## uart_edge_detection
module uart_edge_detection (
    input logic clk,           
    input logic rst_n,         
    input logic uart_rx,       
    output logic uart_tx,      
    output logic led_rx,       
    output logic led_tx,       
    output logic data_ready    
);
For scale: ~1300 cells after synthesis, about 180 flip-flops.
==> flow/config.mk <==
export PLATFORM = sky130hd
export DESIGN_NAME = uart_edge_detection
export DESIGN_NICKNAME = uart_edge_detection
export VERILOG_FILES = /design/flow/design.v
export SDC_FILE = /design/flow/constraint.sdc
export NUM_CORES = 4
export LEC_CHECK = 0
export ABC_AREA = 1
export CAP_MARGIN = 20
export CELL_PAD_IN_SITES_GLOBAL_PLACEMENT = 2
export CORE_MARGIN = 2
export CORE_UTILIZATION = 67
export CTS_CLUSTER_DIAMETER = 224
export CTS_CLUSTER_SIZE = 87
export GPL_TIMING_DRIVEN = 1
export MIN_ROUTING_LAYER = met1
export PLACE_DENSITY_LB_ADDON = 0.14
export SETUP_SLACK_MARGIN = 5.0
export SLEW_MARGIN = 0
export TNS_END_PERCENT = 15
==> flow/constraint.sdc <==
create_clock -name core_clock -period 20.0 [get_ports {clk}]
set_input_delay 4.0000 -clock core_clock [delete_from_list [all_inputs] [get_ports {clk}]]
set_output_delay 4.0000 -clock core_clock [all_outputs]
set_load 0.01 [all_outputs]
run.sh (not shown) runs the stock make flow with config.mk's settings and CLKGATE_MAP_FILE=.
The baseline ended with an error in 3_1_place_gp_skip_io (FLW-0024).
Change:
- CELL_PAD_IN_SITES_GLOBAL_PLACEMENT: 2 -> unset
- CORE_ASPECT_RATIO: unset -> 0.5
- CORE_MARGIN: 2 -> 7
- CORE_UTILIZATION: 67 -> 59
- CTS_CLUSTER_DIAMETER: 224 -> 282
- CTS_CLUSTER_SIZE: 87 -> 99
- GPL_TIMING_DRIVEN: 1 -> unset
- MIN_ROUTING_LAYER: met1 -> unset
- PLACE_DENSITY_LB_ADDON: 0.14 -> unset
- SLEW_MARGIN: 0 -> 20
- TNS_END_PERCENT: 15 -> 20
Now the flow finished with timing, DRC and antenna clean; synthesized area does not change; die area came out higher by 30%; synthesized cell count stays the same.
Change:
- ABC_AREA: 1 -> unset
- CORE_ASPECT_RATIO: 0.5 -> unset
- CORE_MARGIN: 7 -> 2
- CORE_UTILIZATION: 59 -> 67
- CTS_CLUSTER_DIAMETER: 282 -> unset
- CTS_CLUSTER_SIZE: 99 -> unset
- SETUP_SLACK_MARGIN: 5.0 -> unset
- TNS_END_PERCENT: 20 -> unset
- clock period: 20.0 -> 5.88 ns (I/O delays scaled with it)
What happened: The changed run finished with timing, DRC and antenna clean; total power goes up to 3.7 times its value; cell count goes down by 8.3%; design area decreases by 1.2%; setup slack got worse by 12000 ps; hold slack is worse by 6.3 ps; utilization increases by 7.1 points; flip-flop count is unchanged; global-route usage increases by 7.1 points; critical path depth came out higher by 4.
Change:
- CORE_UTILIZATION: 67 -> 70
- CTS_CLUSTER_DIAMETER: unset -> 28
- CTS_CLUSTER_SIZE: unset -> 20
- HOLD_SLACK_MARGIN: unset -> 0.3
- clock period: 5.88 -> 15.5 ns (I/O delays scaled with it)
Effect: Sequential cell count does not change; critical path depth goes down by 8; clock skew stays flat; via count increases by 1.5%; wire length went up by 1.2%.

Setup of build 22:
The RTL this note starts from:
==> flow/design.v <==
module uart_tx #(
    parameter BAUD_DIV = 434
) (
    input logic clk,
    input logic rst_n,
    input logic tx_start,
    input logic [7:0] data_in,
    output logic tx_busy,
    output logic tx
);
    logic [9:0] tx_shift;   
    logic [3:0] bit_count;
    logic [11:0] baud_counter;
    logic tx_active;
    always_ff @(posedge clk or negedge rst_n) begin
        if (!rst_n) begin
            tx_active <= 0;
            baud_counter <= 0;
            tx_busy <= 0;
            tx <= 1;   
        end else begin
            if (tx_start && !tx_active) begin
                tx_active <= 1;
                tx_shift <= {1'b1, data_in, 1'b0};   
                baud_counter <= BAUD_DIV;
                bit_count <= 0;
                tx_busy <= 1;
            end else if (tx_active) begin
                if (baud_counter == 0) begin
                    baud_counter <= BAUD_DIV;
                    tx <= tx_shift[0];   
                    tx_shift <= {1'b1, tx_shift[9:1]};   
                    bit_count <= bit_count + 1;
                    if (bit_count == 9) begin   
                        tx_active <= 0;
                        tx_busy <= 0;
                    end
                end else begin
                    baud_counter <= baud_counter - 1;
                end
            end
        end
    end
endmodule
module uart_rx #(
    parameter BAUD_DIV = 434   
) (
    input logic clk,
    input logic rst_n,
    input logic rx,
    output logic [7:0] data_out,
    output logic data_valid,
	 	output logic [7:0] leds
);
    logic [11:0] baud_counter;
    logic [3:0] bit_count;
    logic [7:0] rx_shift;
    logic rx_active;
    always_ff @(posedge clk or negedge rst_n) begin
        if (!rst_n) begin
            baud_counter <= 0;
            bit_count <= 0;
            rx_active <= 0;
            data_valid <= 0;
            rx_shift <= 8'b0;   
        end else begin
            if (!rx_active && !rx) begin
                rx_active <= 1;
                baud_counter <= BAUD_DIV / 2;
                bit_count <= 0;
                rx_shift <= 8'b0;   
            end else if (rx_active) begin
                if (baud_counter == 0) begin
                    baud_counter <= BAUD_DIV;
                    if (bit_count < 9) begin
                        rx_shift <= {rx, rx_shift[7:1]};   
                        bit_count <= bit_count + 1;
                    end else begin
                        rx_active <= 0;
                        data_out <= rx_shift;  
								leds <= rx_shift;
                        data_valid <= 1;
                    end
                end else begin
                    baud_counter <= baud_counter - 1;
                end
            end else begin
                data_valid <= 0;
            end
        end
    end
endmodule
module uart_edge_detection (
    input logic clk,           
    input logic rst_n,         
    input logic uart_rx,       
    output logic uart_tx,      
    output logic led_rx,       
    output logic led_tx,       
    output logic data_ready    
);
    parameter CLOCK_FREQ = 50000000;    
    parameter BAUD_RATE  = 115200;
    parameter BAUD_DIV   = CLOCK_FREQ / BAUD_RATE;
    parameter THRESHOLD  = 4;           
    logic [7:0] rx_data;
    logic rx_done;
    logic [7:0] processed_data;
    logic tx_start;
    logic tx_busy;
    logic [7:0] image_data [0:63];     
    logic [7:0] conv_result [0:35];    
    logic [5:0] rx_counter;            
    logic [5:0] tx_counter;            
    typedef enum logic [1:0] {IDLE, RECEIVE, PROCESS, SEND} state_t;
    state_t state, next_state;
    uart_rx #(
        .BAUD_DIV(BAUD_DIV)
    ) uart_receiver (
        .clk(clk),
        .rst_n(rst_n),
        .rx(uart_rx),
        .data_out(rx_data),
        .data_valid(rx_done)
    );
    uart_tx #(
        .BAUD_DIV(BAUD_DIV)
    ) uart_transmitter (
        .clk(clk),
        .rst_n(rst_n),
        .tx_start(tx_start),
        .data_in(processed_data),
        .tx_busy(tx_busy),
        .tx(uart_tx)
    );
    always_ff @(posedge clk or negedge rst_n) begin
        if (!rst_n)
            state <= IDLE;
        else
            state <= next_state;
    end
    always_comb begin
        case (state)
            IDLE:      next_state = (rx_done) ? RECEIVE : IDLE;
            RECEIVE:   next_state = (rx_counter == 6'd63 && rx_done) ? PROCESS : RECEIVE;
            PROCESS:   next_state = SEND;
            SEND:      next_state = (tx_counter == 6'd36 && !tx_busy) ? IDLE : SEND;
            default:   next_state = IDLE;
        endcase
    end
    always_ff @(posedge clk or negedge rst_n) begin
        if (!rst_n) begin
            rx_counter <= 6'd0;
        end else if ((state == IDLE || state == RECEIVE) && rx_done) begin
            image_data[rx_counter] <= rx_data;
            rx_counter <= rx_counter + 1;
        end else if (state == IDLE) begin
            rx_counter <= 6'd0;
        end
    end
    integer i, j, k, l;
    reg [3:0] sum;
    always_ff @(posedge clk or negedge rst_n) begin
        if (!rst_n) begin
            for (i = 0; i < 36; i = i + 1)
                conv_result[i] <= 8'd0;
        end else if (state == PROCESS) begin
            for (i = 0; i < 6; i = i + 1) begin
                for (j = 0; j < 6; j = j + 1) begin
                    sum = 0;
                    for (k = 0; k < 3; k = k + 1) begin
                        for (l = 0; l < 3; l = l + 1) begin
                            sum = sum + image_data[(i + k) * 8 + (j + l)][0];
                        end
                    end
                    conv_result[i * 6 + j] <= (sum >= THRESHOLD) ? 8'b1 : 8'b0;
                end
            end
        end
    end
    always_ff @(posedge clk or negedge rst_n) begin
        if (!rst_n) begin
            tx_counter <= 6'd0;
            tx_start <= 1'b0;
            processed_data <= 8'd0;
        end else if (state == SEND) begin
            if (!tx_busy && !tx_start) begin
                tx_start <= 1'b1;
                processed_data <= conv_result[tx_counter];
                tx_counter <= tx_counter + 1;
            end else if (tx_start && tx_busy) begin
                tx_start <= 1'b0;
            end
        end else begin
            tx_counter <= 6'd0;
            tx_start <= 1'b0;
        end
    end
    always_ff @(posedge clk or negedge rst_n) begin
        if (!rst_n) begin
            led_rx <= 1'b0;
            led_tx <= 1'b0;
            data_ready <= 1'b0;
        end else begin
            led_rx <= (state == RECEIVE) ? rx_done : 1'b0;
            led_tx <= (state == SEND) ? ~tx_busy : 1'b0;
            data_ready <= (state == SEND);  
        end
    end
endmodule
Settings: LEC_CHECK=0, ABC_AREA=1, CAP_MARGIN=20, CORE_ASPECT_RATIO=0.69, CORE_MARGIN=2, CORE_UTILIZATION=72, CTS_CLUSTER_DIAMETER=188, CTS_CLUSTER_SIZE=99, SLEW_MARGIN=20, TNS_END_PERCENT=20; clock period 14.8 ns.
> inputs changed (build 22 -> build 17)
Settings: TNS_END_PERCENT removed (was 20); ABC_AREA removed (was 1); CORE_ASPECT_RATIO removed (was 0.69); CORE_UTILIZATION changed from 72 to 65; CTS_CLUSTER_SIZE removed (was 99); CTS_CLUSTER_DIAMETER removed (was 188); the clock period (ns, I/O delays scaled along) changed from 14.8 to 16.3.
[summary]
Build 17: combined global-route utilization of all metal layers 4.1 points below build 22
Build 17 — relative contribution of sequential cells to total power 0.2 points higher, build 22 as reference
Worst hold slack essentially unchanged between build 17 and build 22.
Met2 usage in global routing | build 17 above build 22
Area taken by flip-flops and latches of build 17 is on par with build 22.
Final cell area excluding filler cells for build 17: 88 um^2 down relative to build 22
NOTE die size build 22->build 17 increased by a little under 10%
### build 17 -> build 67
Settings: CORE_UTILIZATION now 72, was 65; SETUP_SLACK_MARGIN now 0.41, previously not set; the clock period (ns, I/O delays scaled along) now 3.19, was 16.3.
--- outcome ---
Build 67 finished end to end and its layout was clean on timing, DRC and antenna.
Taking build 17 as the reference, in build 67 relative area change from synthesis to final layout moved up; total wirelength of the detailed-routed design moved up; multi-input gate share of total cell area moved down; setup slack moved down.
Of build 67 and build 17, the run reporting the higher routing usage on met3 was build 67.
Build 17 → build 67: clock skew stayed essentially flat; critical path depth rose by 9.
On fraction of the cycle the final worst path needs: build 67 sits above build 17.
Of the two values seen for classification of the worst setup path, reg -> reg was produced by build 67 and reg -> out by build 17.
Routing usage on met2 | build 67 above build 17
Power figures rest on the tool's default switching activity, not on a simulated workload.
